==> inputs of 03-04 <==
==> flow/design.v <==
`timescale 1ns / 1ps
module magnitude_wrapper(
	input aclk,
	input aresetn,
	input s_i_data_valid,
	output reg s_o_data_ready,
	input [31:0] s_i_data,
	output reg m_o_data_valid,
	input m_i_data_ready,
	output reg [31:0] m_o_data
    );
	reg [31:0] o_data_temp;
	reg [15:0] data_real;
	reg [15:0] data_imag;
	reg start_calc;
	reg ack_calc;
	wire [15:0] in_real = s_i_data[15:0];
	wire [15:0] in_imag = s_i_data[31:16];
	always @ (posedge aclk)
		begin
			if (aresetn == 0) begin
				s_o_data_ready <= 1'b0;
				start_calc <= 1'b0;
			end
			if (ack_calc == 1'b1) begin
				start_calc <= 0;
			end
			if ( (s_i_data_valid == 1'b1) && (ack_calc == 0)) begin
				if (in_real[15] == 1'b1)
					data_real <= ~in_real + 16'd1;
				else
					data_real <= in_real;
				if (in_imag[15] == 1'b1)
					data_imag <= ~in_imag + 16'd1;
				else
					data_imag <= in_imag;
				s_o_data_ready <= 1;
				start_calc <= 1'b1;
			end
		end
	always @ (posedge aclk)
		begin
			if (aresetn == 0) begin
				ack_calc <= 0;
			end
			if (start_calc == 1'b1) begin
				ack_calc <= 1;
				o_data_temp <= data_real*data_real + data_imag*data_imag;
			end
			else begin
				ack_calc <= 0;
			end
		end
	always @ (posedge aclk)
		begin
			if (aresetn == 0) begin
				m_o_data_valid <= 1'b0;
			end
			if (m_i_data_ready == 1'b1) begin
				if (ack_calc == 0) begin
					m_o_data_valid <= 1'b0;
				end
				else begin
					m_o_data_valid <= 1'b1;
					m_o_data <= o_data_temp;
				end
			end
		end
endmodule
==> flow/run.sh <==
#!/bin/bash
# the make line also repeats each setting of config.mk as NAME=value (left out here)
make -C /OpenROAD-flow-scripts/flow DESIGN_CONFIG=/design/flow/config.mk WORK_HOME=/design/flow/orfs CLKGATE_MAP_FILE= finish
==> flow/config.mk <==
export PLATFORM = sky130hd
export DESIGN_NAME = magnitude_wrapper
export DESIGN_NICKNAME = magnitude_wrapper
export VERILOG_FILES = /design/flow/design.v
export SDC_FILE = /design/flow/constraint.sdc
export NUM_CORES = 4
export LEC_CHECK = 0
export CAP_MARGIN = 35
export CELL_PAD_IN_SITES_DETAIL_PLACEMENT = 2
export CORE_MARGIN = 6
export CORE_UTILIZATION = 42
export CTS_CLUSTER_SIZE = 30
export GPL_ROUTABILITY_DRIVEN = 0
export GPL_TIMING_DRIVEN = 0
export MIN_ROUTING_LAYER = met2
export SETUP_SLACK_MARGIN = -0.36
export SLEW_MARGIN = 20
export TNS_END_PERCENT = 40
==> flow/constraint.sdc <==
create_clock -name core_clock -period 6.66 [get_ports {aclk}]
set_input_delay 1.3320 -clock core_clock [delete_from_list [all_inputs] [get_ports {aclk}]]
set_output_delay 1.3320 -clock core_clock [all_outputs]
set_load 0.01 [all_outputs]
==> 04-06 (differences from 03-04) <==
==> flow/config.mk (replaced) <==
export PLATFORM = sky130hd
export DESIGN_NAME = magnitude_wrapper
export DESIGN_NICKNAME = magnitude_wrapper
export VERILOG_FILES = /design/flow/design.v
export SDC_FILE = /design/flow/constraint.sdc
export NUM_CORES = 4
export LEC_CHECK = 0
export CAP_MARGIN = 30
export CORE_MARGIN = 2
export CORE_UTILIZATION = 22
export SETUP_SLACK_MARGIN = -0.36
export SLEW_MARGIN = 20
==> flow/constraint.sdc (replaced) <==
create_clock -name core_clock -period 11.4 [get_ports {aclk}]
set_input_delay 2.2800 -clock core_clock [delete_from_list [all_inputs] [get_ports {aclk}]]
set_output_delay 2.2800 -clock core_clock [all_outputs]
set_load 0.01 [all_outputs]
==> 03-12 (differences from 03-04) <==
==> flow/config.mk (replaced) <==
export PLATFORM = sky130hd
export DESIGN_NAME = magnitude_wrapper
export DESIGN_NICKNAME = magnitude_wrapper
export VERILOG_FILES = /design/flow/design.v
export SDC_FILE = /design/flow/constraint.sdc
export NUM_CORES = 4
export LEC_CHECK = 0
export CAP_MARGIN = 30
export CORE_ASPECT_RATIO = 0.91
export CORE_MARGIN = 2
export CORE_UTILIZATION = 72
export CTS_CLUSTER_SIZE = 22
export PLACE_DENSITY_LB_ADDON = 0.04
export SETUP_SLACK_MARGIN = -0.36
export SLEW_MARGIN = 20
==> flow/constraint.sdc (replaced) <==
create_clock -name core_clock -period 14.1 [get_ports {aclk}]
set_input_delay 2.8200 -clock core_clock [delete_from_list [all_inputs] [get_ports {aclk}]]
set_output_delay 2.8200 -clock core_clock [all_outputs]
set_load 0.01 [all_outputs]
==> 07-28 (differences from 03-04) <==
==> flow/config.mk (replaced) <==
export PLATFORM = sky130hd
export DESIGN_NAME = magnitude_wrapper
export DESIGN_NICKNAME = magnitude_wrapper
export VERILOG_FILES = /design/flow/design.v
export SDC_FILE = /design/flow/constraint.sdc
export NUM_CORES = 4
export LEC_CHECK = 0
export CAP_MARGIN = 20
export CORE_MARGIN = 2
export CORE_UTILIZATION = 59
export SLEW_MARGIN = 20
==> flow/constraint.sdc (replaced) <==
create_clock -name core_clock -period 5.28 [get_ports {aclk}]
set_input_delay 1.0560 -clock core_clock [delete_from_list [all_inputs] [get_ports {aclk}]]
set_output_delay 1.0560 -clock core_clock [all_outputs]
set_load 0.01 [all_outputs]
==> notes <==
07-28 finished with setup timing left. 04-06 completed with no timing, DRC or antenna violations. 03-12 completed without violations. 03-04 stopped in global routing (5_1_grt).
In clock-buffer cell count, 03-12 and 07-28 do not differ.
In 04-06 the setup slack is lower than in 03-12, by 2.6 ns.
Critical path depth, lowest first: 07-28, 03-12, 04-06.
Cell count, lowest first: 03-12, 07-28, 04-06.
Between 07-28 and 04-06, the lower first-iteration DRC count is in 07-28 (gap 12%, measured against 04-06).
Non-clock buffer count, highest first: 07-28, 04-06, 03-12.
Between 04-06 and 03-12, the lower utilization is in 04-06 (gap 53 points).


==> run M: inputs <==
Starts from the design.v that is shown in full above.
==> flow/config.mk <==
export PLATFORM = sky130hd
export DESIGN_NAME = magnitude_wrapper
export DESIGN_NICKNAME = magnitude_wrapper
export VERILOG_FILES = /design/flow/design.v
export SDC_FILE = /design/flow/constraint.sdc
export NUM_CORES = 4
export LEC_CHECK = 0
export ABC_AREA = 1
export CAP_MARGIN = 20
export CORE_MARGIN = 2
export CORE_UTILIZATION = 72
export CTS_CLUSTER_SIZE = 76
export PLACE_DENSITY_LB_ADDON = 0.01
export SETUP_SLACK_MARGIN = 1.85
export SLEW_MARGIN = 20
==> flow/constraint.sdc <==
create_clock -name core_clock -period 6.46 [get_ports {aclk}]
set_input_delay 1.2920 -clock core_clock [delete_from_list [all_inputs] [get_ports {aclk}]]
set_output_delay 1.2920 -clock core_clock [all_outputs]
set_load 0.01 [all_outputs]
run.sh (not shown) runs the stock make flow with config.mk's settings and CLKGATE_MAP_FILE=.
==> run Y: changes against run M <==
- ABC_AREA: 1 -> 0
- CAP_MARGIN: 20 -> 30
- CTS_CLUSTER_DIAMETER: default -> 217
- SETUP_SLACK_MARGIN: 1.85 -> 1.89
==> flow/constraint.sdc (replaced) <==
create_clock -name core_clock -period 6.55 [get_ports {aclk}]
set_input_delay 1.3100 -clock core_clock [delete_from_list [all_inputs] [get_ports {aclk}]]
set_output_delay 1.3100 -clock core_clock [all_outputs]
set_load 0.01 [all_outputs]
==> run R: changes against run M <==
- ABC_AREA: 1 -> default
- CAP_MARGIN: 20 -> 30
- CTS_CLUSTER_SIZE: 76 -> 22
- PLACE_DENSITY_LB_ADDON: 0.01 -> default
- SETUP_SLACK_MARGIN: 1.85 -> -0.36
==> flow/constraint.sdc (replaced) <==
create_clock -name core_clock -period 13.2 [get_ports {aclk}]
set_input_delay 2.6400 -clock core_clock [delete_from_list [all_inputs] [get_ports {aclk}]]
set_output_delay 2.6400 -clock core_clock [all_outputs]
set_load 0.01 [all_outputs]
==> metrics.yaml <==
cts:
  clock_latency_ps: 370
  path_clk_slew_ps: 80
global_route:
  use_met1_pct: 35.7
logic_synthesis:
  xor_area_share_pct: 3.07
  synth.area.mux_share_pct: 0.175
  ys_sh_aoi_pct: 4.60
  area_leaders: "fa_1, edfxtp_1, ha_1, inv_1, and2_1"
placed_design:
  dp.cells: 2146
  placed_area_um2: 19500
detailed_routing:
  drt_pass1_iterations: 5
cells_and_area:
  n_fill_cell: 1652
  clkCellAreaFrac_pct: 1.49
sta:
  clock_skew_ps: 21.1
status:
  status: "timing/DRC/antenna clean"
critical_path:
  critPathLaunch: "data_real[4]$_DFFE_PP_"
# the run above: run R

==> metrics.yaml <==
logic_synthesis:
  area_leaders: "fa_1, edfxtp_1, ha_1, inv_1, and2_1"
  synth.area.mux_share_pct: 0.175
  xor_area_share_pct: 3.07
status:
  status: "complete, but fails checks"
  checkFailReasons: "negative setup slack"
cts:
  path_clk_slew_ps: 80
  clock_latency_ps: 400
critical_path:
  critPathLaunch: "data_real[1]$_DFFE_PP_"
detailed_routing:
  drt_pass1_iterations: 14
sta:
  setup_slack_ps: -1530
  setup_viol: 22
placed_design:
  dp.cells: 2366
  placed_area_um2: 21400
cells_and_area:
  clkCellAreaFrac_pct: 1.22
# the run above: run Y

==> metrics.yaml <==
logic_synthesis:
  ys_sh_aoi_pct: 1.39
  synthTopLogicFamily: "adder cells"
  xor_area_share_pct: 2.33
status:
  checkFailReasons: "negative setup slack"
  status: "complete, but fails checks"
cts:
  path_clk_slew_ps: 110
  cts_inserted_buffers: 9
  clock_latency_ps: 390
sta:
  setup_slack_ps: -334
  clock_skew_ps: 34.8
  setup_viol: 22
  slew_violations: 0
cells_and_area:
  clkCellAreaFrac_pct: 1.28
  final_cell_area_um2: 23900
global_route:
  use_met1_pct: 40.7
critical_path:
  critPathLaunch: "data_real[2]$_DFFE_PP_"
detailed_routing:
  drt_pass1_iterations: 8
# the run above: run M

